==> design/flow/design.v <==
module alu_top (
    input clk,
    input [15:0] a,
    input [15:0] b,
    input [5:0] alufn,
    input fail,
    output reg z,
    output reg v,
    output reg n,
    output reg [15:0] out
  );
  reg [15:0] a_q;
  reg [15:0] b_q;
  reg [5:0] alufn_q;
  reg fail_q;
  wire alu_z;
  wire alu_v;
  wire alu_n;
  wire [15:0] alu_out;
  alu_13 alu (
    .a(a_q),
    .b(b_q),
    .alufn(alufn_q),
    .fail(fail_q),
    .z(alu_z),
    .v(alu_v),
    .n(alu_n),
    .out(alu_out)
  );
  always @(posedge clk) begin
    a_q <= a;
    b_q <= b;
    alufn_q <= alufn;
    fail_q <= fail;
    z <= alu_z;
    v <= alu_v;
    n <= alu_n;
    out <= alu_out;
  end
endmodule

module adder16_15 (
    input [5:0] alufn,
    input [15:0] a,
    input [15:0] b,
    output reg z,
    output reg v,
    output reg n,
    output reg [15:0] addOUT
  );
  reg [15:0] out;
  always @* begin
    out = $signed(a) + $signed(b ^ {5'h10{alufn[0+0-:1]}}) + alufn[0+0-:1];
    addOUT = out;
    z = (~|out);
    v = (a[15+0-:1] & (b[15+0-:1] ^ alufn[0+0-:1]) & ~out[15+0-:1]) | (~a[15+0-:1] & ~(b[15+0-:1] ^ alufn[0+0-:1]) & out[15+0-:1]);
    n = out[15+0-:1];
  end
endmodule
module bool16_16 (
    input [5:0] alufn,
    input [15:0] a,
    input [15:0] b,
    output reg [15:0] boolOUT
  );
  always @* begin
    case (alufn[0+3-:4])
      4'h6: begin
        boolOUT = a ^ b;
      end
      4'h8: begin
        boolOUT = a & b;
      end
      4'ha: begin
        boolOUT = a;
      end
      4'he: begin
        boolOUT = a | b;
      end
      default: begin
        boolOUT = 1'h0;
      end
    endcase
  end
endmodule
module shift16_17 (
    input [5:0] alufn,
    input [15:0] a,
    input [15:0] b,
    output reg [15:0] shiftOUT
  );
  always @* begin
    case (alufn[0+1-:2])
      2'h0: begin
        shiftOUT = a << b;
      end
      2'h1: begin
        shiftOUT = a >> b;
      end
      2'h3: begin
        shiftOUT = $signed(a) >>> $signed(b);
      end
      default: begin
        shiftOUT = a;
      end
    endcase
  end
endmodule
module cmp16_18 (
    input [5:0] alufn,
    input z,
    input v,
    input n,
    output reg [15:0] compOUT
  );
  always @* begin
    case (alufn[1+1-:2])
      2'h1: begin
        compOUT = {15'h0000, z};
      end
      2'h2: begin
        compOUT = {15'h0000, v ^ n};
      end
      2'h3: begin
        compOUT = {15'h0000, z | (v ^ n)};
      end
      default: begin
        compOUT = 1'h0;
      end
    endcase
  end
endmodule
module muldiv16_19 (
    input [5:0] alufn,
    input [15:0] a,
    input [15:0] b,
    output reg z,
    output reg v,
    output reg n,
    output reg [15:0] muldivOUT
  );
  reg [31:0] out;
  always @* begin
    case (alufn[1+1-:2])
      2'h1: begin
        out = $signed(a) * $signed(b);
        z = (~|(out[0+15-:16]));
        if (a != 1'h0 && $signed(out[0+15-:16]) / $signed(a) != $signed(b)) begin
          v = 1'h1;
        end else begin
          v = 1'h0;
        end
        n = a[15+0-:1] ^ b[15+0-:1];
      end
      2'h2: begin
        if (b == 1'h0) begin
          out = 1'h0;
          z = 1'h0;
          v = 1'h0;
          n = 1'h0;
        end else begin
          out = $signed(a) / $signed(b);
          z = (~|(out[0+15-:16]));
          n = a[15+0-:1] ^ b[15+0-:1];
          v = 1'h0;
        end
      end
      2'h3: begin
        if (b == 1'h0) begin
          out = 1'h0;
          z = 1'h0;
          v = 1'h0;
          n = 1'h0;
        end else begin
          out = a - (a / b * b);
          z = (~|(out[0+15-:16]));
          n = out[15+0-:1];
          v = 1'h0;
        end
      end
      default: begin
        out = 1'h0;
        z = 1'h0;
        v = 1'h0;
        n = 1'h0;
      end
    endcase
    muldivOUT = out[0+15-:16];
  end
endmodule
module alu_13 (
    input [15:0] a,
    input [15:0] b,
    input [5:0] alufn,
    input fail,
    output reg z,
    output reg v,
    output reg n,
    output reg [15:0] out
  );
  wire [1-1:0] M_adder16_z;
  wire [1-1:0] M_adder16_v;
  wire [1-1:0] M_adder16_n;
  wire [16-1:0] M_adder16_addOUT;
  reg [6-1:0] M_adder16_alufn;
  reg [16-1:0] M_adder16_a;
  reg [16-1:0] M_adder16_b;
  adder16_15 adder16 (
    .alufn(M_adder16_alufn),
    .a(M_adder16_a),
    .b(M_adder16_b),
    .z(M_adder16_z),
    .v(M_adder16_v),
    .n(M_adder16_n),
    .addOUT(M_adder16_addOUT)
  );
  wire [16-1:0] M_bool16_boolOUT;
  reg [6-1:0] M_bool16_alufn;
  reg [16-1:0] M_bool16_a;
  reg [16-1:0] M_bool16_b;
  bool16_16 bool16 (
    .alufn(M_bool16_alufn),
    .a(M_bool16_a),
    .b(M_bool16_b),
    .boolOUT(M_bool16_boolOUT)
  );
  wire [16-1:0] M_shift16_shiftOUT;
  reg [6-1:0] M_shift16_alufn;
  reg [16-1:0] M_shift16_a;
  reg [16-1:0] M_shift16_b;
  shift16_17 shift16 (
    .alufn(M_shift16_alufn),
    .a(M_shift16_a),
    .b(M_shift16_b),
    .shiftOUT(M_shift16_shiftOUT)
  );
  wire [16-1:0] M_cmp16_compOUT;
  reg [6-1:0] M_cmp16_alufn;
  reg [1-1:0] M_cmp16_z;
  reg [1-1:0] M_cmp16_v;
  reg [1-1:0] M_cmp16_n;
  cmp16_18 cmp16 (
    .alufn(M_cmp16_alufn),
    .z(M_cmp16_z),
    .v(M_cmp16_v),
    .n(M_cmp16_n),
    .compOUT(M_cmp16_compOUT)
  );
  wire [1-1:0] M_muldiv16_z;
  wire [1-1:0] M_muldiv16_v;
  wire [1-1:0] M_muldiv16_n;
  wire [16-1:0] M_muldiv16_muldivOUT;
  reg [6-1:0] M_muldiv16_alufn;
  reg [16-1:0] M_muldiv16_a;
  reg [16-1:0] M_muldiv16_b;
  muldiv16_19 muldiv16 (
    .alufn(M_muldiv16_alufn),
    .a(M_muldiv16_a),
    .b(M_muldiv16_b),
    .z(M_muldiv16_z),
    .v(M_muldiv16_v),
    .n(M_muldiv16_n),
    .muldivOUT(M_muldiv16_muldivOUT)
  );
  reg [15:0] outT;
  always @* begin
    M_adder16_alufn = alufn;
    M_adder16_a = a;
    M_adder16_b = b;
    z = M_adder16_z;
    v = M_adder16_v;
    n = M_adder16_n;
    M_bool16_alufn = alufn;
    M_bool16_a = a;
    M_bool16_b = b;
    M_shift16_alufn = alufn;
    M_shift16_a = a;
    M_shift16_b = b;
    M_cmp16_alufn = alufn;
    M_cmp16_z = M_adder16_z;
    M_cmp16_v = M_adder16_v;
    M_cmp16_n = M_adder16_n;
    M_muldiv16_alufn = alufn;
    M_muldiv16_a = a;
    M_muldiv16_b = b;
    case (alufn[4+1-:2])
      2'h0: begin
        if (alufn[1+1-:2] == 2'h0) begin
          outT = M_adder16_addOUT;
        end else begin
          outT = M_muldiv16_muldivOUT;
          z = M_muldiv16_z;
          v = M_muldiv16_v;
          n = M_muldiv16_n;
        end
      end
      2'h1: begin
        outT = M_bool16_boolOUT;
      end
      2'h2: begin
        outT = M_shift16_shiftOUT;
      end
      2'h3: begin
        outT = M_cmp16_compOUT;
      end
    endcase
    out = outT ^ fail;
  end
endmodule
==> design/flow/run.sh <==
#!/bin/bash
# the make line also repeats each setting of config.mk as NAME=value (left out here)
make -C /OpenROAD-flow-scripts/flow DESIGN_CONFIG=/design/flow/config.mk WORK_HOME=/design/flow/orfs CLKGATE_MAP_FILE= finish
==> design/flow/config.mk <==
export PLATFORM = sky130hd
export DESIGN_NAME = alu_top
export DESIGN_NICKNAME = alu_top
export VERILOG_FILES = /design/flow/design.v
export SDC_FILE = /design/flow/constraint.sdc
export NUM_CORES = 4
export LEC_CHECK = 0
export ABC_AREA = 1
export CAP_MARGIN = 30
export CELL_PAD_IN_SITES_DETAIL_PLACEMENT = 2
export CELL_PAD_IN_SITES_GLOBAL_PLACEMENT = 3
export CORE_ASPECT_RATIO = 1.89
export CORE_MARGIN = 9
export CORE_UTILIZATION = 27
export CTS_CLUSTER_DIAMETER = 395
export CTS_CLUSTER_SIZE = 46
export GPL_ROUTABILITY_DRIVEN = 0
export GPL_TIMING_DRIVEN = 0
export MAX_ROUTING_LAYER = met4
export MIN_ROUTING_LAYER = met2
export PLACE_DENSITY_LB_ADDON = 0.16
export SETUP_SLACK_MARGIN = 5.0
export SLEW_MARGIN = 10
==> design/flow/constraint.sdc <==
create_clock -name core_clock -period 47.4 [get_ports {clk}]
set_input_delay 9.4800 -clock core_clock [delete_from_list [all_inputs] [get_ports {clk}]]
set_output_delay 9.4800 -clock core_clock [all_outputs]
set_load 0.01 [all_outputs]
==> results.cfg, run 1 <==
; implementation run metrics
[yosys]
aoi_share_pct = 16.6
async_flop_share_pct = 0
simple_gate_share_pct = 28.0
top_cell_area_share_pct = 21.0
syn-instance-count = 6754
synth.cell_area_um2 = 41900
yosysCellCount = 6754
synthTopLogicFamily = adder cells
ys_warn_count = 7
ys_chip_area_um2 = 41900
ys_ff = 58
edf_count = 0
ys_seq_share_pct = 2.77
yosys-top-cells-area = ha_1 21%, nand2_1 16%, inv_1 10%, fa_1 8.4%, xor2_1 5.8%
ys.flop_type = dfxtp_1
most_common_cell = nand2_1
netlist_top_cells_count = 1792 x nand2_1, 1157 x inv_1, 703 x ha_1, 415 x a21oi_1, 395 x nor2_1
yosys.area.top_type = ha_1
postSynthAreaPerCell_um2 = 6.21
synthDistinctLibCells = 84
ys_sh_adder_pct = 29.4
xor_share_pct = 9.71
mux_share_pct = 0.376

[global_routing]
grt_antenna_before_repair = 5
grt_pass1_vias = 79900
grt_max_degree = 21
grt_pass1_wl_mm = 358
track_usage_pct = 44.0
grt_overflow = 0

[timing]
final_max_slew_viol_count = 0
tightest_slew_ns = 1.31
max_freq_mhz = 12.1
relSlewSlack_pct = 12.1
fin_crit_sh_pct = 175
fin_ws_ns = -35.48
skew_ns = 0.00763
setup_viol = 19
hold_ws_ns = 0.486
setup_tns_ns = -642.95
rsz0062_at_grt = yes
fin_crit_ns = 82.88
hold_viol_final = 0

[setup_path]
startpoint = a_q[14]
critPathCaptureType = flip-flop
crit_path_top_delay_cell = dfxtp_1
critPathArrivalTime_ns = 83.14
crit_path_frequent_cell = nand2_2
critPathKind = reg2reg
crit_fanout = 14
endpoint = z
worstSetupPathDepth = 603
r2r_end = z
start_kind = flip-flop
crit_family = simple AND/OR/NAND/NOR gates
r2r_start = a_q[14]
r2r_slack_ns = -35.48
worstRegToRegCells = 603
cp.required_ns = 47.65
cp_slowest_stage_delay_ns = 0.99
critPathBufInv = 138

[run]
maxCapViolCount = 0
warnings = 52

[min_path]
min_to = out[0]
hold_depth = 1
min_from = fail_q
hp-class = reg2reg

[layout]
area.growth.synth_to_final_pct = 53.1
layoutNonFillerInstCount = 10100
nets = 8967
finalInstanceArea_um2 = 64200
utilization_pct = 41.7

[clock_tree]
tritoncts = done
h-tree-depth = 3
path_clk_slew_ns = 0.05
cts_buffers = 9
numClockSinks = 58
clk_latency_ns = 0.34
cts_buffer_depth = 2
cts_root_buffer = clkbuf_16

[route]
drt_iter0_drc = 14100
ant_nets = 0
vias_per_cell = 7.35
drt-wirelength-per-cell_um = 27.3
wl_mm = 275
vias = 74000
dr.pass1.iters = 19
drc = 0

[place]
place_inst = 8991
pre_cts_ws_ns = -49.39
hpwl_mm = 180
placed_area_um2 = 47700
portBuffers = 58

[floorplanning]
dieHeight_um = 560
fp_util_pct = 27.2
rows = 198
ios = 59
fp.coreArea_um2 = 154000
chipArea_um2 = 171000
dieWidth_um = 305

[outcome]
failed_checks = negative setup slack
status = failed layout checks
## repair_timing
item	in CTS	in global routing
pin swaps	559	651
hold buffers	0	0
resized	902	857
endpoints found under the setup margin	19	19
gates cloned	14	4
buffers inserted	683	333
## layer usage
metal	GRT usage, %	part of all wire (%)	up-vias
li1	-	-	24100
met1	-	0	24400
met2	59.0	53	22200
met3	42.2	31	3343
met4	14.7	16	0
met5	-	0	-
## layout make-up
cell class              count  area, um^2
repair buffers           1126        9480
plain buffers             183        1720
multi-input cells        5466       44200
clock buffers              13         270
clock inverters             2        35.0
well taps                2000        2500
diodes                     20        50.0
fillers                 18000       89900
inverters                1203        4790
flip-flops and latches     58        1180
==> run 2, diff against run 1 <==
- CAP_MARGIN: 30 -> 20
- CELL_PAD_IN_SITES_DETAIL_PLACEMENT: 2 -> default
- CELL_PAD_IN_SITES_GLOBAL_PLACEMENT: 3 -> 2
- CORE_ASPECT_RATIO: 1.89 -> 0.6
- CORE_MARGIN: 9 -> 2
- CORE_UTILIZATION: 27 -> 65
- CTS_CLUSTER_DIAMETER: 395 -> default
- CTS_CLUSTER_SIZE: 46 -> 98
- GPL_ROUTABILITY_DRIVEN: 0 -> default
- MAX_ROUTING_LAYER: met4 -> default
- MIN_ROUTING_LAYER: met2 -> default
- PLACE_DENSITY_LB_ADDON: 0.16 -> default
- SETUP_SLACK_MARGIN: 5.0 -> default
- SLEW_MARGIN: 10 -> 20
- TNS_END_PERCENT: default -> 25
- clock period: 47.4 -> 80.0 ns (I/O delays scaled with it)
==> results.cfg, run 2 <==
; physical design summary
[floorplanning]
dieHeight_um = 201
dieWidth_um = 332
fp.coreArea_um2 = 64100
chipArea_um2 = 66600
rows = 72
fp_util_pct = 65.4

[outcome]
status = did not finish
flow.stopped_at = 3_1_place_gp_skip_io
first-error = [ERROR GPL-0301] Utilization 133.162 % exceeds 100%.

[yosys]
ys.flop_type = dfxtp_1
postSynthAreaPerCell_um2 = 6.21
ys_ff = 58
synthTopLogicFamily = adder cells
simple_gate_share_pct = 28.0
yosys.area.top_type = ha_1
edf_count = 0
synthDistinctLibCells = 84
aoi_share_pct = 16.6
ys_warn_count = 7
ys_sh_adder_pct = 29.4
most_common_cell = nand2_1
synth.cell_area_um2 = 41900
yosysCellCount = 6754
yosys-top-cells-area = ha_1 21%, nand2_1 16%, inv_1 10%, fa_1 8.4%, xor2_1 5.8%
mux_share_pct = 0.376
syn-instance-count = 6754
ys_seq_share_pct = 2.77
xor_share_pct = 9.71
async_flop_share_pct = 0
top_cell_area_share_pct = 21.0
netlist_top_cells_count = 1792 x nand2_1, 1157 x inv_1, 703 x ha_1, 415 x a21oi_1, 395 x nor2_1
ys_chip_area_um2 = 41900
==> run 3, diff against run 2 <==
- ABC_AREA: 1 -> default
- CAP_MARGIN: 20 -> 15
- CELL_PAD_IN_SITES_GLOBAL_PLACEMENT: 2 -> 0
- CORE_ASPECT_RATIO: 0.6 -> 0.88
- CORE_UTILIZATION: 65 -> 43
- CTS_CLUSTER_SIZE: 98 -> 45
- GPL_TIMING_DRIVEN: 0 -> default
- HOLD_SLACK_MARGIN: default -> -0.09
- MAX_ROUTING_LAYER: default -> met5
- PLACE_DENSITY_LB_ADDON: default -> 0.16
- SETUP_SLACK_MARGIN: default -> -2.0
- TNS_END_PERCENT: 25 -> default
- clock period: 80.0 -> 47.4 ns (I/O delays scaled with it)
==> results.cfg, run 3 <==
; implementation run metrics
[timing]
relSlewSlack_pct = 22.7
max_freq_mhz = 14.7
final_max_slew_viol_count = 0
fin_crit_ns = 67.85
setup_viol = 19
rsz0062_at_grt = yes
skew_ns = 0.0299
hold_ws_ns = 0.440
tightest_slew_ns = 1.15
hold_viol_final = 0
fin_crit_sh_pct = 143
fin_ws_ns = -20.45

[global_routing]
grt_max_degree = 60
grt_pass1_wl_mm = 311
grt_overflow = 0
grt_pass1_vias = 54200
grt_antenna_before_repair = 4
track_usage_pct = 38.5

[setup_path]
crit_path_frequent_cell = buf_4
worstSetupPathDepth = 346
startpoint = alufn_q[5]
r2r_start = alufn_q[5]
critPathArrivalTime_ns = 68.13
cp_slowest_stage_delay_ns = 0.72
endpoint = out[15]
crit_path_top_delay_cell = xnor2_1
r2r_slack_ns = -20.45
crit_family = AND-OR/OR-AND gates
worstRegToRegCells = 346
r2r_end = out[15]
critPathBufInv = 47
start_kind = flip-flop
cp.required_ns = 47.68
critPathKind = reg2reg
crit_fanout = 12
critPathCaptureType = flip-flop

[clock_tree]
path_clk_slew_ns = 0.07
cts_buffers = 9
hold_buffers = 0
numClockSinks = 58
clk_latency_ns = 0.38
cts_root_buffer = clkbuf_16
h-tree-depth = 3
cts_buffer_depth = 2
tritoncts = done

[yosys]
synthDistinctLibCells = 114
synthTopLogicFamily = adder cells
syn-instance-count = 6081
ys_ff = 58
mux_share_pct = 3.03
yosys-top-cells-area = ha_1 20%, fa_1 8.2%, xnor2_1 5.4%, nand2_1 5.4%, a21oi_1 5.1%
ys.flop_type = dfxtp_1
postSynthAreaPerCell_um2 = 7.12
simple_gate_share_pct = 22.8
netlist_top_cells_count = 703 x ha_1, 617 x nand2_1, 573 x nor2_1, 467 x inv_1, 438 x a21oi_1
ys_chip_area_um2 = 43300
aoi_share_pct = 28.0
synth.cell_area_um2 = 43300
xor_share_pct = 8.67
top_cell_area_share_pct = 20.3
most_common_cell = ha_1
yosysCellCount = 6081
edf_count = 0
async_flop_share_pct = 0
ys_sh_adder_pct = 28.5
ys_warn_count = 7
ys_seq_share_pct = 2.68
yosys.area.top_type = ha_1

[route]
dr.pass1.iters = 8
vias_per_cell = 5.76
vias = 55600
drt-wirelength-per-cell_um = 21.2
drc = 0
drt_iter0_drc = 5170
wl_mm = 205
ant_nets = 0

[outcome]
failed_checks = negative setup slack
status = failed layout checks

[place]
place_inst = 9499
pre_cts_ws_ns = -21.49
place_congestion = 1.05
portBuffers = 58
hpwl_mm = 165

[floorplanning]
fp_util_pct = 43.2
rows = 109
chipArea_um2 = 103000
fp.coreArea_um2 = 100000
dieHeight_um = 302
dieWidth_um = 342
ios = 59

[layout]
layoutNonFillerInstCount = 9644
logic_area_um2 = 43200
nets = 9225
utilization_pct = 65.7
regArea_um2 = 1170
fill_cells = 8894
area.growth.synth_to_final_pct = 51.9

[run]
warnings = 52
maxCapViolCount = 0

[min_path]
min_to = out[0]
hold_depth = 1
min_from = fail_q
hp-class = reg2reg
[run 3: what timing repair did]
action,4_1_cts,5_1_grt
hold endpoints to repair,0,0
setup endpoints to repair,19,19
pin swaps,142,85
cloned,3,0
buffers inserted,98,31
gates resized,213,82
[run 3: area by class of cell]
class	instances	area share (%)
antenna	2	0.00761
clock buffer	12	0.390
clock inverter	4	0.112
inverter	483	2.79
multi-input combinational	5462	65.6
sequential	58	1.78
tap	1332	2.53
timing repair buffer	2291	26.8
[run 3: metrics by stage]
stage	area (um^2)	TNS (ns)
floorplan	46300	-341.56
global placement	63000	-352.05
detailed placement	63000	-378.63
CTS	65200	-340.76
global route	65800	-419.71
finish	65800	-358.20
[run 3: metal layers]
metal	global-route usage (%)	vias up	wire length (um)
met5	0	-	8
met4	17.2	2	11100
met3	6.42	591	18500
met2	62.0	2483	89100
met1	50.3	26300	86100
li1	-	26200	-
==> run 4, diff against run 3 <==
- CAP_MARGIN: 15 -> 20
- CELL_PAD_IN_SITES_GLOBAL_PLACEMENT: 0 -> default
- CORE_ASPECT_RATIO: 0.88 -> default
- CORE_UTILIZATION: 43 -> 58
- CTS_CLUSTER_DIAMETER: default -> 374
- CTS_CLUSTER_SIZE: 45 -> default
- HOLD_SLACK_MARGIN: -0.09 -> default
- MAX_ROUTING_LAYER: met5 -> default
- PLACE_DENSITY_LB_ADDON: 0.16 -> default
- SETUP_SLACK_MARGIN: -2.0 -> default
- SLEW_MARGIN: 20 -> 35
- TNS_END_PERCENT: default -> 100
- clock period: 47.4 -> 65.3 ns (I/O delays scaled with it)
==> results.cfg, run 4 <==
; physical design summary
[yosys]
postSynthAreaPerCell_um2 = 7.12
mux_share_pct = 3.03
ys_chip_area_um2 = 43300
synthDistinctLibCells = 114
top_cell_area_share_pct = 20.3
ys_sh_adder_pct = 28.5
simple_gate_share_pct = 22.8
synthTopLogicFamily = adder cells
yosys-top-cells-area = ha_1 20%, fa_1 8.2%, xnor2_1 5.4%, nand2_1 5.4%, a21oi_1 5.1%
ys_ff = 58
aoi_share_pct = 28.0
ys.flop_type = dfxtp_1
syn-instance-count = 6081
ys_warn_count = 7
xor_share_pct = 8.67
edf_count = 0
synth.cell_area_um2 = 43300
most_common_cell = ha_1
yosys.area.top_type = ha_1
yosysCellCount = 6081
async_flop_share_pct = 0
ys_seq_share_pct = 2.68
netlist_top_cells_count = 703 x ha_1, 617 x nand2_1, 573 x nor2_1, 467 x inv_1, 438 x a21oi_1

[place]
hpwl_mm = 166
place_congestion = 1.15
placed_area_um2 = 61300
portBuffers = 58

[clock_tree]
h-tree-depth = 3
cts_buffers = 9
cts_root_buffer = clkbuf_16
numClockSinks = 58
cts_buffer_depth = 2

[floorplanning]
dieHeight_um = 277
chipArea_um2 = 76800
fp.coreArea_um2 = 74200
dieWidth_um = 277
rows = 100
fp_util_pct = 58.3
ios = 59

[global_routing]
grt_overflow = 76
track_usage_pct = 70.9

[outcome]
status = did not finish
first-error = [ERROR GRT-0116] Global routing finished with congestion. Check the congestion regions in the DRC Viewer.
flow.stopped_at = 5_1_grt
## run 4: what timing repair did
| action | in CTS |
|---|---|
| setup endpoints to repair | 18 |
| resized | 340 |
| setup buffers | 220 |
| hold buffers | 0 |
| gates cloned | 5 |
| pin swaps | 223 |
## run 4: stage by stage
stage	setup slack [ns]	hold slack (ns)	std cells
2_1_floorplan	-2.01	0.414	6231
3_3_place_gp	-1.38	0.578	8992
3_5_place_dp	-3.75	0.578	8992
4_1_cts	-0.579	0.598	9233
## run 4: routing by layer
layer | overflow | GRT usage, %
met5 | 1 | 20.1
met3 | 4 | 48.1
met4 | 37 | 69.9
met1 | 0 | 72.4
met2 | 34 | 92.1
==> run 5, diff against run 4 <==
- ABC_AREA: default -> 1
- CELL_PAD_IN_SITES_DETAIL_PLACEMENT: default -> 2
- CELL_PAD_IN_SITES_GLOBAL_PLACEMENT: default -> 3
- CORE_ASPECT_RATIO: default -> 1.09
- CORE_MARGIN: 2 -> 10
- CORE_UTILIZATION: 58 -> 54
- CTS_CLUSTER_DIAMETER: 374 -> default
- CTS_CLUSTER_SIZE: default -> 34
- GPL_ROUTABILITY_DRIVEN: default -> 1
- PLACE_DENSITY_LB_ADDON: default -> 0.0
- SLEW_MARGIN: 35 -> 10
- TNS_END_PERCENT: 100 -> default
- clock period: 65.3 -> 139.0 ns (I/O delays scaled with it)
==> results.cfg, run 5 <==
; physical design summary
[yosys]
xor_share_pct = 9.71
yosys.area.top_type = ha_1
most_common_cell = nand2_1
syn-instance-count = 6754
postSynthAreaPerCell_um2 = 6.21
async_flop_share_pct = 0
simple_gate_share_pct = 28.0
yosysCellCount = 6754
synthTopLogicFamily = adder cells
ys_ff = 58
ys_seq_share_pct = 2.77
edf_count = 0
ys_sh_adder_pct = 29.4
netlist_top_cells_count = 1792 x nand2_1, 1157 x inv_1, 703 x ha_1, 415 x a21oi_1, 395 x nor2_1
ys_warn_count = 7
synthDistinctLibCells = 84
top_cell_area_share_pct = 21.0
ys.flop_type = dfxtp_1
yosys-top-cells-area = ha_1 21%, nand2_1 16%, inv_1 10%, fa_1 8.4%, xor2_1 5.8%
ys_chip_area_um2 = 41900
aoi_share_pct = 16.6
synth.cell_area_um2 = 41900
mux_share_pct = 0.376

[floorplanning]
chipArea_um2 = 89200
rows = 106
dieWidth_um = 287
dieHeight_um = 311
fp.coreArea_um2 = 76900
fp_util_pct = 54.5

[outcome]
status = did not finish
flow.stopped_at = 3_1_place_gp_skip_io
first-error = [ERROR FLW-0024] Place density exceeds 1.0 (current PLACE_DENSITY_LB_ADDON =  0.0). Please check if the value of  PLACE_DENSITY_LB_ADDON is between 0 and 0.99.
==> run 6, diff against run 5 <==
- ABC_AREA: 1 -> default
- CELL_PAD_IN_SITES_DETAIL_PLACEMENT: 2 -> default
- CELL_PAD_IN_SITES_GLOBAL_PLACEMENT: 3 -> default
- CORE_ASPECT_RATIO: 1.09 -> default
- CORE_MARGIN: 10 -> 5
- CORE_UTILIZATION: 54 -> 25
- CTS_CLUSTER_SIZE: 34 -> 79
- GPL_ROUTABILITY_DRIVEN: 1 -> 0
- PLACE_DENSITY_LB_ADDON: 0.0 -> 0.1
- SETUP_SLACK_MARGIN: default -> 5.0
- SLEW_MARGIN: 10 -> 20
- clock period: 139.0 -> 59.6 ns (I/O delays scaled with it)
==> results.cfg, run 6 <==
; implementation run metrics
[floorplanning]
chipArea_um2 = 182000
dieWidth_um = 426
fp_util_pct = 25.2
dieHeight_um = 426
fp.coreArea_um2 = 172000
ios = 59
rows = 152

[global_routing]
track_usage_pct = 23.5
grt_pass1_wl_mm = 329
grt_overflow = 0
grt_max_degree = 61
grt_antenna_before_repair = 4
grt_pass1_vias = 54100

[outcome]
status = failed layout checks
failed_checks = negative setup slack

[yosys]
yosys.area.top_type = ha_1
mux_share_pct = 3.03
async_flop_share_pct = 0
ys_sh_adder_pct = 28.5
ys_seq_share_pct = 2.68
synthTopLogicFamily = adder cells
synth.cell_area_um2 = 43300
xor_share_pct = 8.67
aoi_share_pct = 28.0
synthDistinctLibCells = 114
top_cell_area_share_pct = 20.3
netlist_top_cells_count = 703 x ha_1, 617 x nand2_1, 573 x nor2_1, 467 x inv_1, 438 x a21oi_1
ys_ff = 58
postSynthAreaPerCell_um2 = 7.12
yosys-top-cells-area = ha_1 20%, fa_1 8.2%, xnor2_1 5.4%, nand2_1 5.4%, a21oi_1 5.1%
ys.flop_type = dfxtp_1
yosysCellCount = 6081
edf_count = 0
simple_gate_share_pct = 22.8
syn-instance-count = 6081
most_common_cell = ha_1
ys_warn_count = 7
ys_chip_area_um2 = 43300

[clock_tree]
h-tree-depth = 3
path_clk_slew_ns = 0.07
tritoncts = done
clk_latency_ns = 0.40
hold_buffers = 0
numClockSinks = 58
cts_root_buffer = clkbuf_16
cts_buffer_depth = 2
cts_buffers = 9

[setup_path]
cp_slowest_stage_delay_ns = 0.51
crit_path_frequent_cell = buf_4
crit_family = AND-OR/OR-AND gates
crit_fanout = 13
endpoint = out[15]
r2r_start = alufn_q[5]
r2r_slack_ns = -6.78
worstRegToRegCells = 353
r2r_end = out[15]
start_kind = flip-flop
worstSetupPathDepth = 353
cp.required_ns = 59.90
critPathBufInv = 66
startpoint = alufn_q[5]
crit_path_top_delay_cell = or4b_4
critPathArrivalTime_ns = 66.69
critPathCaptureType = flip-flop
critPathKind = reg2reg

[run]
warnings = 52
maxCapViolCount = 0

[place]
placed_area_um2 = 64500
hpwl_mm = 180
portBuffers = 58

[timing]
final_max_slew_viol_count = 0
fin_crit_ns = 66.38
hold_viol_final = 0
rsz0062_at_grt = yes
tightest_slew_ns = 1.11
setup_viol = 19
skew_ns = 0.0245
fin_ws_ns = -6.78
relSlewSlack_pct = 25.4
max_freq_mhz = 15.1
fin_crit_sh_pct = 111

[layout]
utilization_pct = 41.0
area.growth.synth_to_final_pct = 63.0
finalInstanceArea_um2 = 70500
nets = 9411

[min_path]
min_from = fail_q
hold_depth = 1
hp-class = reg2reg
min_to = out[0]

[route]
drt-wirelength-per-cell_um = 20.5
ant_nets = 0
wl_mm = 221
drt_iter0_drc = 3304
dr.pass1.iters = 9
vias = 54100
vias_per_cell = 5.01
drc = 0
==> run 6: cell type report <==
class	instances	area, um^2
multi-input combinational	5465	45000
clock buffer	11	253
sequential	58	1180
fill	18000	101000
tap	2310	2890
clock inverter	5	52.6
timing repair buffer	2474	19400
inverter	483	1830
antenna	1	2.50
==> run 6: per-layer routing <==
metal	vias up	share of wire, %	global-route usage [%]
met5	-	0	0
met4	0	4.3	8.56
met3	301	3.6	1.21
met2	1221	47	41.0
met1	26000	45	30.6
li1	26600	-	-
==> run 6: metrics by stage <==
stage	hold WS, ns	cells	setup TNS [ns]	setup slack [ns]
floorplan	0.414	6231	-109.76	-7.70
global placement	0.422	10500	-162.29	-10.64
detailed placement	0.428	10500	-170.61	-11.03
CTS	0.437	10700	-96.43	-6.71
global route	0.454	10800	-156.78	-9.93
finish	0.434	10800	-98.73	-6.78
==> run 6: what timing repair did <==
| action | in CTS | in global routing |
|---|---|---|
| pin swaps | 314 | 232 |
| setup endpoints to repair | 19 | 19 |
| gates resized | 449 | 224 |
| setup buffers | 192 | 90 |
| gates cloned | 9 | 1 |
==> run 7, diff against run 6 <==
- CAP_MARGIN: 20 -> 15
- CELL_PAD_IN_SITES_GLOBAL_PLACEMENT: default -> 2
- CORE_ASPECT_RATIO: default -> 1.89
- CORE_MARGIN: 5 -> 2
- CORE_UTILIZATION: 25 -> 28
- CTS_CLUSTER_SIZE: 79 -> 45
- GPL_ROUTABILITY_DRIVEN: 0 -> default
- HOLD_SLACK_MARGIN: default -> -0.09
- MAX_ROUTING_LAYER: default -> met5
- PLACE_DENSITY_LB_ADDON: 0.1 -> default
- SETUP_SLACK_MARGIN: 5.0 -> -1.75
- clock period: 59.6 -> 17.4 ns (I/O delays scaled with it)
==> results.cfg, run 7 <==
; implementation run metrics
[timing]
rsz0062_at_grt = yes
fin_crit_ns = 68.71
fin_ws_ns = -51.31
skew_ns = 0.0211
fin_crit_sh_pct = 395
setup_tns_ns = -947.07
hold_ws_ns = 0.437
relSlewSlack_pct = 21.8
final_max_slew_viol_count = 0
hold_viol_final = 0
tightest_slew_ns = 1.16
max_freq_mhz = 14.6
setup_viol = 19

[clock_tree]
clk_latency_ns = 0.38
cts_root_buffer = clkbuf_16
tritoncts = done
path_clk_slew_ns = 0.08
cts_buffers = 9
numClockSinks = 58
h-tree-depth = 3
cts_buffer_depth = 2

[run]
warnings = 52
maxCapViolCount = 0

[yosys]
mux_share_pct = 3.03
xor_share_pct = 8.67
synthDistinctLibCells = 114
yosys-top-cells-area = ha_1 20%, fa_1 8.2%, xnor2_1 5.4%, nand2_1 5.4%, a21oi_1 5.1%
synth.cell_area_um2 = 43300
aoi_share_pct = 28.0
top_cell_area_share_pct = 20.3
synthTopLogicFamily = adder cells
most_common_cell = ha_1
ys_warn_count = 7
edf_count = 0
yosys.area.top_type = ha_1
yosysCellCount = 6081
ys_seq_share_pct = 2.68
simple_gate_share_pct = 22.8
postSynthAreaPerCell_um2 = 7.12
syn-instance-count = 6081
ys_ff = 58
async_flop_share_pct = 0
netlist_top_cells_count = 703 x ha_1, 617 x nand2_1, 573 x nor2_1, 467 x inv_1, 438 x a21oi_1
ys_sh_adder_pct = 28.5
ys.flop_type = dfxtp_1
ys_chip_area_um2 = 43300

[min_path]
min_to = out[0]
hp-class = reg2reg
min_from = fail_q
hold_depth = 1

[setup_path]
critPathBufInv = 54
worstRegToRegCells = 360
crit_path_frequent_cell = buf_4
critPathCaptureType = flip-flop
critPathArrivalTime_ns = 69.01
start_kind = flip-flop
cp.required_ns = 17.69
startpoint = alufn_q[2]
cp_slowest_stage_delay_ns = 0.55
worstSetupPathDepth = 360
endpoint = out[15]
r2r_end = out[15]
crit_family = AND-OR/OR-AND gates
r2r_slack_ns = -51.31
crit_path_top_delay_cell = or4_4
crit_fanout = 14
r2r_start = alufn_q[2]
critPathKind = reg2reg

[global_routing]
track_usage_pct = 31.3
grt_overflow = 0
grt_pass1_vias = 58400
grt_antenna_before_repair = 4
grt_pass1_wl_mm = 366
grt_max_degree = 54

[floorplanning]
fp.coreArea_um2 = 154000
chipArea_um2 = 158000
dieWidth_um = 290
dieHeight_um = 545
ios = 59
rows = 198
fp_util_pct = 28.1

[layout]
finalInstanceArea_um2 = 67600
layoutNonFillerInstCount = 10500
fill_cells = 16100
utilization_pct = 44.0
area.growth.synth_to_final_pct = 56.3
nets = 9393

[route]
drt_iter0_drc = 2634
vias = 55200
dr.pass1.iters = 6
vias_per_cell = 5.26
drc = 0
wl_mm = 253
drt-wirelength-per-cell_um = 24.2
ant_nets = 0

[place]
hpwl_mm = 215
portBuffers = 58
pre_cts_ws_ns = -54.86
placed_area_um2 = 65700
place_inst = 10400
place_congestion = 0.980

[outcome]
failed_checks = negative setup slack
status = failed layout checks
run 7: area by class of cell:
| cell class | instances | area [um^2] | area share (%) |
|---|---|---|---|
| repair buffers | 2459 | 18800 | 27.8 |
| well taps | 2000 | 2500 | 3.70 |
| inverters | 483 | 1820 | 2.70 |
| multi-input cells | 5462 | 43000 | 63.5 |
| clock inverters | 7 | 125 | 0.185 |
| flip-flops and latches | 58 | 1170 | 1.73 |
| diodes | 1 | 2.50 | 0.00370 |
| clock buffers | 9 | 225 | 0.333 |
run 7: timing repair:
action | 4_1_cts | 5_1_grt
endpoints found under the setup margin | 19 | 19
cloned | 2 | 0
gates resized | 162 | 67
pin swaps | 62 | 50
setup buffers | 31 | 20
hold buffers | 0 | 0
run 7: layer usage:
metal | up-vias | track usage (%) | wire length (um) | share of wire, %
met5 | - | 0 | 20 | 0.0079
met4 | 4 | 26.5 | 25400 | 10
met3 | 725 | 2.39 | 6610 | 2.6
li1 | 26500 | - | - | -
met2 | 1339 | 64.5 | 141000 | 56
met1 | 26500 | 26.8 | 80300 | 32
==> run 8, diff against run 7 <==
- CAP_MARGIN: 15 -> 35
- CELL_PAD_IN_SITES_GLOBAL_PLACEMENT: 2 -> 1
- CORE_ASPECT_RATIO: 1.89 -> 0.5
- CORE_MARGIN: 2 -> 10
- CORE_UTILIZATION: 28 -> 53
- CTS_CLUSTER_DIAMETER: default -> 382
- CTS_CLUSTER_SIZE: 45 -> 100
- HOLD_SLACK_MARGIN: -0.09 -> default
- MAX_ROUTING_LAYER: met5 -> default
- PLACE_DENSITY_LB_ADDON: default -> 0.29
- SETUP_SLACK_MARGIN: -1.75 -> default
- SLEW_MARGIN: 20 -> 5
- clock period: 17.4 -> 80.0 ns (I/O delays scaled with it)
==> results.cfg, run 8 <==
; implementation run metrics
[yosys]
synthDistinctLibCells = 114
postSynthAreaPerCell_um2 = 7.12
ys_ff = 58
simple_gate_share_pct = 22.8
ys.flop_type = dfxtp_1
syn-instance-count = 6081
most_common_cell = ha_1
yosys-top-cells-area = ha_1 20%, fa_1 8.2%, xnor2_1 5.4%, nand2_1 5.4%, a21oi_1 5.1%
async_flop_share_pct = 0
edf_count = 0
ys_chip_area_um2 = 43300
synthTopLogicFamily = adder cells
ys_seq_share_pct = 2.68
aoi_share_pct = 28.0
ys_sh_adder_pct = 28.5
mux_share_pct = 3.03
yosysCellCount = 6081
synth.cell_area_um2 = 43300
top_cell_area_share_pct = 20.3
yosys.area.top_type = ha_1
xor_share_pct = 8.67
netlist_top_cells_count = 703 x ha_1, 617 x nand2_1, 573 x nor2_1, 467 x inv_1, 438 x a21oi_1
ys_warn_count = 7

[layout]
finalInstanceArea_um2 = 48100
regArea_um2 = 1170
area.growth.synth_to_final_pct = 11.2
layoutNonFillerInstCount = 7417
logic_area_um2 = 40900
fill_cells = 7524
nets = 7244

[timing]
relSlewSlack_pct = 19.2
skew_ns = 0.0146
setup_viol = 0
setup_tns_ns = 0
fin_crit_sh_pct = 95.6
fin_crit_ns = 76.48
fin_ws_ns = 3.52
max_freq_mhz = 13.1
hold_viol_final = 0
tightest_slew_ns = 1.20
final_max_slew_viol_count = 0

[clock_tree]
numClockSinks = 58
cts_buffers = 9
cts_root_buffer = clkbuf_16
h-tree-depth = 3
path_clk_slew_ns = 0.07
cts_buffer_depth = 2
tritoncts = done
clk_latency_ns = 0.38

[global_routing]
grt_antenna_before_repair = 3
grt_pass1_vias = 45700
grt_overflow = 0
track_usage_pct = 33.6
grt_max_degree = 59
grt_pass1_wl_mm = 257

[run]
warnings = 49
maxCapViolCount = 0

[setup_path]
crit_path_frequent_cell = ha_1
cp_slowest_stage_delay_ns = 0.62
r2r_end = out[15]
crit_fanout = 38
critPathBufInv = 31
worstRegToRegCells = 331
r2r_slack_ns = 3.52
crit_family = AND-OR/OR-AND gates
startpoint = alufn_q[5]
critPathCaptureType = flip-flop
crit_path_top_delay_cell = or4b_2
worstSetupPathDepth = 331
r2r_start = alufn_q[5]
critPathArrivalTime_ns = 76.77
start_kind = flip-flop
cp.required_ns = 80.29
critPathKind = reg2reg
endpoint = out[15]

[floorplanning]
chipArea_um2 = 94200
ios = 59
dieHeight_um = 222
rows = 73
fp_util_pct = 54.0
dieWidth_um = 424
fp.coreArea_um2 = 80200

[route]
wl_mm = 169
dr.pass1.iters = 10
drt_iter0_drc = 5939
vias_per_cell = 6.51
vias = 48300
ant_nets = 0
drc = 0
drt-wirelength-per-cell_um = 22.8

[place]
hpwl_mm = 132
portBuffers = 58
pre_cts_ws_ns = -1.80
placed_area_um2 = 46800
place_congestion = 1.09
place_inst = 7365

[min_path]
hp-class = reg2reg
min_to = out[0]
min_from = fail_q
hold_depth = 1

[outcome]
status = complete, no violations
## run 8: per-stage QoR
| step | hold WS (ns) | util (%) |
|---|---|---|
| after floorplan | 0.414 | - |
| after global placement | 0.417 | 58.1 |
| after detailed placement | 0.429 | 58.3 |
| after CTS | 0.437 | 58.8 |
| after global routing | 0.453 | 60.0 |
| final | 0.434 | 60.0 |
## run 8: cell type report
| class | instances | share of cell area, % |
|---|---|---|
| inverters | 483 | 3.79 |
| diodes | 1 | 0.00520 |
| multi-input cells | 5461 | 84.9 |
| clock inverters | 7 | 0.161 |
| clock buffers | 9 | 0.468 |
| well taps | 1087 | 2.83 |
| repair buffers | 311 | 5.44 |
| flip-flops and latches | 58 | 2.43 |
## run 8: what timing repair did
action / in CTS / in global routing
buffers inserted: 2 / 30
hold buffers: 0 / 0
endpoints found under the setup margin: 11 / 19
gates resized: 23 / 161
pin swaps: 2 / 27
gates cloned: 0 / 1
## run 8: per-layer routing
layer	up-vias	global-route usage (%)	share of wire, %
met3	568	7.09	12
met5	-	0	0.0077
li1	22300	-	-
met4	2	13.9	4.8
met2	2767	52.2	42
met1	22700	44.7	41
==> run 9, diff against run 8 <==
- ABC_AREA: default -> 1
- CAP_MARGIN: 35 -> 20
- CELL_PAD_IN_SITES_GLOBAL_PLACEMENT: 1 -> 2
- CORE_ASPECT_RATIO: 0.5 -> 1.59
- CORE_MARGIN: 10 -> 2
- CORE_UTILIZATION: 53 -> 65
- CTS_CLUSTER_DIAMETER: 382 -> 244
- CTS_CLUSTER_SIZE: 100 -> 98
- GPL_TIMING_DRIVEN: default -> 0
- MAX_ROUTING_LAYER: default -> met4
- MIN_ROUTING_LAYER: default -> met2
- PLACE_DENSITY_LB_ADDON: 0.29 -> default
- SLEW_MARGIN: 5 -> 15
- TNS_END_PERCENT: default -> 25
==> results.cfg, run 9 <==
; physical design summary
[yosys]
ys_ff = 58
ys_sh_adder_pct = 29.4
mux_share_pct = 0.376
most_common_cell = nand2_1
synthTopLogicFamily = adder cells
async_flop_share_pct = 0
simple_gate_share_pct = 28.0
syn-instance-count = 6754
xor_share_pct = 9.71
synthDistinctLibCells = 84
top_cell_area_share_pct = 21.0
aoi_share_pct = 16.6
synth.cell_area_um2 = 41900
yosys-top-cells-area = ha_1 21%, nand2_1 16%, inv_1 10%, fa_1 8.4%, xor2_1 5.8%
yosysCellCount = 6754
ys_warn_count = 7
edf_count = 0
ys.flop_type = dfxtp_1
postSynthAreaPerCell_um2 = 6.21
netlist_top_cells_count = 1792 x nand2_1, 1157 x inv_1, 703 x ha_1, 415 x a21oi_1, 395 x nor2_1
ys_chip_area_um2 = 41900
ys_seq_share_pct = 2.77
yosys.area.top_type = ha_1

[floorplanning]
dieHeight_um = 324
rows = 117
fp_util_pct = 65.6
dieWidth_um = 205
fp.coreArea_um2 = 64000
chipArea_um2 = 66600

[outcome]
flow.stopped_at = 3_1_place_gp_skip_io
first-error = [ERROR GPL-0301] Utilization 133.472 % exceeds 100%.
status = did not finish
==> run 10, diff against run 9 <==
- ABC_AREA: 1 -> default
- CELL_PAD_IN_SITES_GLOBAL_PLACEMENT: 2 -> default
- CORE_ASPECT_RATIO: 1.59 -> default
- CORE_UTILIZATION: 65 -> 58
- CTS_CLUSTER_DIAMETER: 244 -> default
- CTS_CLUSTER_SIZE: 98 -> default
- GPL_TIMING_DRIVEN: 0 -> default
- MAX_ROUTING_LAYER: met4 -> default
- MIN_ROUTING_LAYER: met2 -> default
- SLEW_MARGIN: 15 -> 20
- TNS_END_PERCENT: 25 -> 5
- clock period: 80.0 -> 72.4 ns (I/O delays scaled with it)
==> results.cfg, run 10 <==
; implementation run metrics
[outcome]
status = complete, no violations

[clock_tree]
clk_latency_ns = 0.36
cts_buffer_depth = 2
h-tree-depth = 3
numClockSinks = 58
path_clk_slew_ns = 0.07
cts_root_buffer = clkbuf_16
cts_buffers = 9
tritoncts = done

[route]
drt-wirelength-per-cell_um = 24.2
wl_mm = 183
vias = 49900
drt_iter0_drc = 5047
ant_nets = 0
dr.pass1.iters = 9
drc = 0
vias_per_cell = 6.61

[layout]
area.growth.synth_to_final_pct = 19.7
regArea_um2 = 1170
fill_cells = 6395
logic_area_um2 = 42600
layoutNonFillerInstCount = 7552
nets = 7494
finalInstanceArea_um2 = 51800

[place]
pre_cts_ws_ns = -2.48
place_congestion = 1.06
place_inst = 7370
hpwl_mm = 140
portBuffers = 58
placed_area_um2 = 47800

[yosys]
yosys.area.top_type = ha_1
ys_warn_count = 7
top_cell_area_share_pct = 20.3
xor_share_pct = 8.67
ys.flop_type = dfxtp_1
ys_sh_adder_pct = 28.5
yosys-top-cells-area = ha_1 20%, fa_1 8.2%, xnor2_1 5.4%, nand2_1 5.4%, a21oi_1 5.1%
synthDistinctLibCells = 114
ys_ff = 58
edf_count = 0
simple_gate_share_pct = 22.8
syn-instance-count = 6081
mux_share_pct = 3.03
most_common_cell = ha_1
ys_seq_share_pct = 2.68
ys_chip_area_um2 = 43300
synth.cell_area_um2 = 43300
aoi_share_pct = 28.0
synthTopLogicFamily = adder cells
postSynthAreaPerCell_um2 = 7.12
netlist_top_cells_count = 703 x ha_1, 617 x nand2_1, 573 x nor2_1, 467 x inv_1, 438 x a21oi_1
yosysCellCount = 6081
async_flop_share_pct = 0

[min_path]
min_to = out[0]
min_from = fail_q
hold_depth = 1
hp-class = reg2reg

[timing]
hold_viol_final = 0
tightest_slew_ns = 1.25
fin_crit_ns = 70.65
max_freq_mhz = 14.2
fin_ws_ns = 1.75
fin_crit_sh_pct = 97.6
hold_ws_ns = 0.641
relSlewSlack_pct = 14.8
setup_viol = 0
final_max_slew_viol_count = 0
skew_ns = 0.0153

[global_routing]
grt_pass1_vias = 46600
grt_antenna_before_repair = 6
track_usage_pct = 44.5
grt_max_degree = 65
grt_overflow = 0
grt_pass1_wl_mm = 268

[setup_path]
worstSetupPathDepth = 342
start_kind = flip-flop
crit_fanout = 41
critPathKind = reg2reg
cp.required_ns = 72.58
crit_family = AND-OR/OR-AND gates
startpoint = alufn_q[2]
crit_path_frequent_cell = ha_1
critPathArrivalTime_ns = 70.83
endpoint = n
crit_path_top_delay_cell = or4b_1
r2r_end = n
r2r_slack_ns = 1.75
critPathBufInv = 41
worstRegToRegCells = 342
r2r_start = alufn_q[2]
cp_slowest_stage_delay_ns = 0.60
critPathCaptureType = flip-flop

[run]
warnings = 51
maxCapViolCount = 0

[floorplanning]
dieWidth_um = 277
fp.coreArea_um2 = 74200
chipArea_um2 = 76800
rows = 100
dieHeight_um = 277
ios = 59
fp_util_pct = 58.3
-- run 10: timing repair --
| action | CTS | global route |
|---|---|---|
| hold buffers | 0 | 0 |
| cloned | 1 | 5 |
| buffers inserted | 33 | 123 |
| endpoints found under the setup margin | 13 | 19 |
| gates resized | 86 | 397 |
| pin swaps | 22 | 176 |
-- run 10: cell type report --
class / count / share of cell area, %
Antenna cell: 4 / 0.0193
Clock buffer: 9 / 0.435
Clock inverter: 7 / 0.242
Inverter: 483 / 3.54
Multi-Input combinational cell: 5463 / 82.2
Sequential cell: 58 / 2.25
Tap cell: 969 / 2.34
Timing Repair Buffer: 559 / 8.93
-- run 10: metal layers --
metal / routed length [um] / GRT usage, %
met1: 67900 / 52.4
met2: 81200 / 73.0
met3: 17900 / 8.87
met4: 15700 / 30.4
met5: 44 / 0
-- run 10: stage by stage --
stage / util, % / TNS [ns]
2_1_floorplan: - / 0
3_3_place_gp: 64.5 / -3.04
3_5_place_dp: 64.5 / -14.67
4_1_cts: 65.8 / 0
5_1_grt: 69.8 / -6.27
6_report: 69.8 / 0
==> run 11, diff against run 10 <==
- CORE_UTILIZATION: 58 -> 56
- TNS_END_PERCENT: 5 -> default
- clock period: 72.4 -> 27.4 ns (I/O delays scaled with it)
==> results.cfg, run 11 <==
; physical design summary
[global_routing]
track_usage_pct = 89.6
grt_overflow = 1560

[clock_tree]
numClockSinks = 58
cts_buffer_depth = 2
cts_root_buffer = clkbuf_16
cts_buffers = 9
hold_buffers = 0
h-tree-depth = 3

[outcome]
first-error = [ERROR GRT-0116] Global routing finished with congestion. Check the congestion regions in the DRC Viewer.
status = did not finish
flow.stopped_at = 5_1_grt

[place]
place_inst = 9264
place_congestion = 1.14
portBuffers = 58
placed_area_um2 = 63100
hpwl_mm = 173

[yosys]
aoi_share_pct = 28.0
xor_share_pct = 8.67
simple_gate_share_pct = 22.8
synthDistinctLibCells = 114
yosys-top-cells-area = ha_1 20%, fa_1 8.2%, xnor2_1 5.4%, nand2_1 5.4%, a21oi_1 5.1%
ys_sh_adder_pct = 28.5
netlist_top_cells_count = 703 x ha_1, 617 x nand2_1, 573 x nor2_1, 467 x inv_1, 438 x a21oi_1
ys.flop_type = dfxtp_1
postSynthAreaPerCell_um2 = 7.12
async_flop_share_pct = 0
mux_share_pct = 3.03
syn-instance-count = 6081
ys_ff = 58
most_common_cell = ha_1
synthTopLogicFamily = adder cells
top_cell_area_share_pct = 20.3
yosys.area.top_type = ha_1
ys_chip_area_um2 = 43300
edf_count = 0
ys_seq_share_pct = 2.68
synth.cell_area_um2 = 43300
ys_warn_count = 7
yosysCellCount = 6081

[floorplanning]
dieWidth_um = 282
chipArea_um2 = 79500
rows = 101
fp.coreArea_um2 = 76200
ios = 59
fp_util_pct = 56.8
dieHeight_um = 282
run 11: per-layer routing:
metal | GRT overflow | track usage [%]
met1 | 43 | 86.6
met2 | 1014 | 104
met3 | 39 | 77.2
met4 | 459 | 95.8
met5 | 5 | 51.9
run 11: timing repair:
| action | 4_1_cts |
|---|---|
| gates cloned | 9 |
| gates resized | 579 |
| setup endpoints to repair | 19 |
| pin swaps | 386 |
| setup buffers | 413 |
| hold endpoints to repair | 0 |
run 11: stage by stage:
step	setup TNS, ns	worst slack (ns)
2_1_floorplan	-721.56	-39.90
4_1_cts	-682.63	-37.56
3_3_place_gp	-728.39	-39.86
3_5_place_dp	-777.43	-42.62
==> run 12, diff against run 11 <==
- CORE_UTILIZATION: 56 -> 70
- CTS_CLUSTER_SIZE: default -> 88
- PLACE_DENSITY_LB_ADDON: default -> 0.26
- SETUP_SLACK_MARGIN: default -> 3.73
- clock period: 27.4 -> 20.6 ns (I/O delays scaled with it)
==> results.cfg, run 12 <==
; physical design summary
[outcome]
status = did not finish
flow.stopped_at = 3_5_place_dp
first-error = [ERROR DPL-0038] Utilization greater than 100%, impossible to legalize

[yosys]
top_cell_area_share_pct = 20.3
ys_sh_adder_pct = 28.5
synthTopLogicFamily = adder cells
yosys-top-cells-area = ha_1 20%, fa_1 8.2%, xnor2_1 5.4%, nand2_1 5.4%, a21oi_1 5.1%
ys_warn_count = 7
aoi_share_pct = 28.0
yosysCellCount = 6081
simple_gate_share_pct = 22.8
xor_share_pct = 8.67
ys_chip_area_um2 = 43300
mux_share_pct = 3.03
synthDistinctLibCells = 114
synth.cell_area_um2 = 43300
ys_seq_share_pct = 2.68
ys.flop_type = dfxtp_1
ys_ff = 58
yosys.area.top_type = ha_1
netlist_top_cells_count = 703 x ha_1, 617 x nand2_1, 573 x nor2_1, 467 x inv_1, 438 x a21oi_1
syn-instance-count = 6081
postSynthAreaPerCell_um2 = 7.12
edf_count = 0
most_common_cell = ha_1
async_flop_share_pct = 0

[floorplanning]
rows = 91
fp_util_pct = 70.5
ios = 59
dieHeight_um = 253
dieWidth_um = 253
fp.coreArea_um2 = 61400
chipArea_um2 = 63800

[place]
place_congestion = 1.24
portBuffers = 58
==> run 12: through the flow <==
stage	TNS (ns)	setup slack (ns)	cells
2_1_floorplan	-850.76	-46.70	6231
3_3_place_gp	-827.15	-45.14	8928
==> run 13, diff against run 12 <==
- CELL_PAD_IN_SITES_GLOBAL_PLACEMENT: default -> 3
- CORE_UTILIZATION: 70 -> 61
- CTS_CLUSTER_SIZE: 88 -> 77
- GPL_TIMING_DRIVEN: default -> 0
- MAX_ROUTING_LAYER: default -> met4
- MIN_ROUTING_LAYER: default -> met2
- PLACE_DENSITY_LB_ADDON: 0.26 -> default
- SETUP_SLACK_MARGIN: 3.73 -> 5.0
- clock period: 20.6 -> 80.0 ns (I/O delays scaled with it)
==> results.cfg, run 13 <==
; physical design summary
[yosys]
synthTopLogicFamily = adder cells
netlist_top_cells_count = 703 x ha_1, 617 x nand2_1, 573 x nor2_1, 467 x inv_1, 438 x a21oi_1
simple_gate_share_pct = 22.8
synthDistinctLibCells = 114
async_flop_share_pct = 0
ys.flop_type = dfxtp_1
ys_ff = 58
ys_chip_area_um2 = 43300
top_cell_area_share_pct = 20.3
edf_count = 0
mux_share_pct = 3.03
xor_share_pct = 8.67
yosys-top-cells-area = ha_1 20%, fa_1 8.2%, xnor2_1 5.4%, nand2_1 5.4%, a21oi_1 5.1%
aoi_share_pct = 28.0
syn-instance-count = 6081
postSynthAreaPerCell_um2 = 7.12
yosys.area.top_type = ha_1
most_common_cell = ha_1
ys_warn_count = 7
ys_sh_adder_pct = 28.5
yosysCellCount = 6081
ys_seq_share_pct = 2.68
synth.cell_area_um2 = 43300

[floorplanning]
dieWidth_um = 270
fp_util_pct = 61.7
dieHeight_um = 270
fp.coreArea_um2 = 70100
chipArea_um2 = 73100
rows = 97

[outcome]
first-error = [ERROR GPL-0301] Utilization 141.362 % exceeds 100%.
status = did not finish
flow.stopped_at = 3_1_place_gp_skip_io
==> run 14, diff against run 13 <==
- CELL_PAD_IN_SITES_GLOBAL_PLACEMENT: 3 -> default
- CORE_UTILIZATION: 61 -> 65
- CTS_CLUSTER_SIZE: 77 -> default
- GPL_TIMING_DRIVEN: 0 -> default
- MAX_ROUTING_LAYER: met4 -> default
- MIN_ROUTING_LAYER: met2 -> default
- SETUP_SLACK_MARGIN: 5.0 -> default
- clock period: 80.0 -> 65.4 ns (I/O delays scaled with it)
==> results.cfg, run 14 <==
; physical design summary
[outcome]
status = did not finish
flow.stopped_at = 4_1_cts
first-error = [ERROR DPL-0033] detailed placement checks failed during check placement.

[place]
place_inst = 8796
placed_area_um2 = 60500
place_congestion = 1.33
hpwl_mm = 166
portBuffers = 58

[yosys]
ys_sh_adder_pct = 28.5
top_cell_area_share_pct = 20.3
yosys.area.top_type = ha_1
xor_share_pct = 8.67
ys.flop_type = dfxtp_1
ys_warn_count = 7
edf_count = 0
synthDistinctLibCells = 114
yosys-top-cells-area = ha_1 20%, fa_1 8.2%, xnor2_1 5.4%, nand2_1 5.4%, a21oi_1 5.1%
mux_share_pct = 3.03
async_flop_share_pct = 0
most_common_cell = ha_1
simple_gate_share_pct = 22.8
netlist_top_cells_count = 703 x ha_1, 617 x nand2_1, 573 x nor2_1, 467 x inv_1, 438 x a21oi_1
ys_seq_share_pct = 2.68
ys_ff = 58
aoi_share_pct = 28.0
syn-instance-count = 6081
synthTopLogicFamily = adder cells
ys_chip_area_um2 = 43300
synth.cell_area_um2 = 43300
yosysCellCount = 6081
postSynthAreaPerCell_um2 = 7.12

[floorplanning]
fp_util_pct = 65.7
chipArea_um2 = 68700
dieHeight_um = 262
fp.coreArea_um2 = 65900
dieWidth_um = 262
rows = 94
ios = 59
run 14: through the flow:
| step | hold slack, ns | TNS (ns) | utilization, % | worst slack [ns] |
|---|---|---|---|---|
| 3_3_place_gp | 0.433 | -9.53 | 91.9 | -1.48 |
| 2_1_floorplan | 0.414 | -10.06 | - | -1.91 |
| 3_5_place_dp | 0.432 | -67.35 | 91.9 | -5.34 |
==> run 15, diff against run 14 <==
- ABC_AREA: default -> 1
- CAP_MARGIN: 20 -> 25
- CELL_PAD_IN_SITES_DETAIL_PLACEMENT: default -> 2
- CELL_PAD_IN_SITES_GLOBAL_PLACEMENT: default -> 3
- CORE_ASPECT_RATIO: default -> 1.89
- CORE_MARGIN: 2 -> 9
- CORE_UTILIZATION: 65 -> 27
- CTS_CLUSTER_DIAMETER: default -> 395
- CTS_CLUSTER_SIZE: default -> 45
- GPL_ROUTABILITY_DRIVEN: default -> 0
- GPL_TIMING_DRIVEN: default -> 0
- HOLD_SLACK_MARGIN: default -> 0.01
- MAX_ROUTING_LAYER: default -> met5
- PLACE_DENSITY_LB_ADDON: default -> 0.16
- SETUP_SLACK_MARGIN: default -> 5.0
- SLEW_MARGIN: 20 -> 35
- clock period: 65.4 -> 47.4 ns (I/O delays scaled with it)
==> results.cfg, run 15 <==
; implementation run metrics
[yosys]
mux_share_pct = 0.376
ys_chip_area_um2 = 41900
most_common_cell = nand2_1
synthDistinctLibCells = 84
edf_count = 0
xor_share_pct = 9.71
yosysCellCount = 6754
ys_seq_share_pct = 2.77
synthTopLogicFamily = adder cells
yosys.area.top_type = ha_1
ys.flop_type = dfxtp_1
aoi_share_pct = 16.6
async_flop_share_pct = 0
simple_gate_share_pct = 28.0
ys_warn_count = 7
postSynthAreaPerCell_um2 = 6.21
syn-instance-count = 6754
synth.cell_area_um2 = 41900
ys_ff = 58
netlist_top_cells_count = 1792 x nand2_1, 1157 x inv_1, 703 x ha_1, 415 x a21oi_1, 395 x nor2_1
ys_sh_adder_pct = 29.4
top_cell_area_share_pct = 21.0
yosys-top-cells-area = ha_1 21%, nand2_1 16%, inv_1 10%, fa_1 8.4%, xor2_1 5.8%

[route]
ant_nets = 0
vias_per_cell = 5.35
dr.pass1.iters = 5
drt-wirelength-per-cell_um = 27.9
drt_iter0_drc = 2079
drc = 0
vias = 54200
wl_mm = 282

[layout]
nets = 9049
logic_area_um2 = 44000
regArea_um2 = 1180
layoutNonFillerInstCount = 10100
utilization_pct = 41.9
fill_cells = 18000
area.growth.synth_to_final_pct = 53.9

[place]
hpwl_mm = 180
portBuffers = 58
place_inst = 8979

[timing]
skew_ns = 0.00735
setup_viol = 19
max_freq_mhz = 12.1
fin_crit_ns = 82.63
rsz0062_at_grt = yes
fin_ws_ns = -35.23
relSlewSlack_pct = 30.7
final_max_slew_viol_count = 0
tightest_slew_ns = 1.04
hold_viol_final = 0
fin_crit_sh_pct = 174

[global_routing]
grt_max_degree = 26
grt_overflow = 0
track_usage_pct = 27.6
grt_antenna_before_repair = 5
grt_pass1_wl_mm = 362
grt_pass1_vias = 59700

[setup_path]
endpoint = n
worstRegToRegCells = 610
crit_family = simple AND/OR/NAND/NOR gates
startpoint = alufn_q[5]
worstSetupPathDepth = 610
start_kind = flip-flop
critPathKind = reg2reg
critPathBufInv = 153
critPathCaptureType = flip-flop
r2r_end = n
r2r_slack_ns = -35.23
critPathArrivalTime_ns = 82.87
r2r_start = alufn_q[5]
cp_slowest_stage_delay_ns = 0.57
crit_path_frequent_cell = nand2_2
crit_fanout = 10
cp.required_ns = 47.64
crit_path_top_delay_cell = fa_1

[clock_tree]
tritoncts = done
cts_buffer_depth = 2
h-tree-depth = 3
clk_latency_ns = 0.34
path_clk_slew_ns = 0.05
hold_buffers = 0
numClockSinks = 58
cts_buffers = 9
cts_root_buffer = clkbuf_16

[floorplanning]
ios = 59
fp_util_pct = 27.2
dieHeight_um = 560
chipArea_um2 = 171000
fp.coreArea_um2 = 154000
rows = 198
dieWidth_um = 305

[outcome]
failed_checks = negative setup slack
status = failed layout checks

[min_path]
min_to = out[0]
hold_depth = 1
hp-class = reg2reg
min_from = fail_q

[run]
maxCapViolCount = 0
warnings = 52
## run 15: final cells by class
class / instances / area share (%)
tap: 2000 / 3.88
timing repair inverter: 1 / 0.0136
buffer: 183 / 2.68
clock buffer: 12 / 0.382
timing repair buffer: 1206 / 15.5
sequential: 58 / 1.83
clock inverter: 3 / 0.0621
inverter: 1203 / 7.44
antenna: 1 / 0.00388
multi-input combinational: 5467 / 68.2
## run 15: per-layer routing
metal	part of all wire (%)	vias up	GRT usage, %
li1	-	24300	-
met1	31	27100	23.6
met3	3.4	1186	2.04
met5	0.019	-	0
met4	11	8	20.9
met2	54	1651	57.7
## run 15: stage by stage
stage | hold WS, ns | instance area (um^2) | worst slack, ns | TNS (ns)
after global routing | 0.470 | 64500 | -38.32 | -695.27
after global placement | 0.430 | 47200 | -50.19 | -915.28
after CTS | 0.445 | 59100 | -30.66 | -551.80
final | 0.430 | 64500 | -35.23 | -638.53
after floorplan | 0.412 | 44200 | -24.82 | -441.84
after detailed placement | 0.432 | 47700 | -49.31 | -900.74
## run 15: repair_timing
action,CTS,global route
endpoints found under the hold margin,0,0
pin swaps,586,633
cloned,18,0
resized,1011,692
setup buffers,828,293
endpoints found under the setup margin,19,19
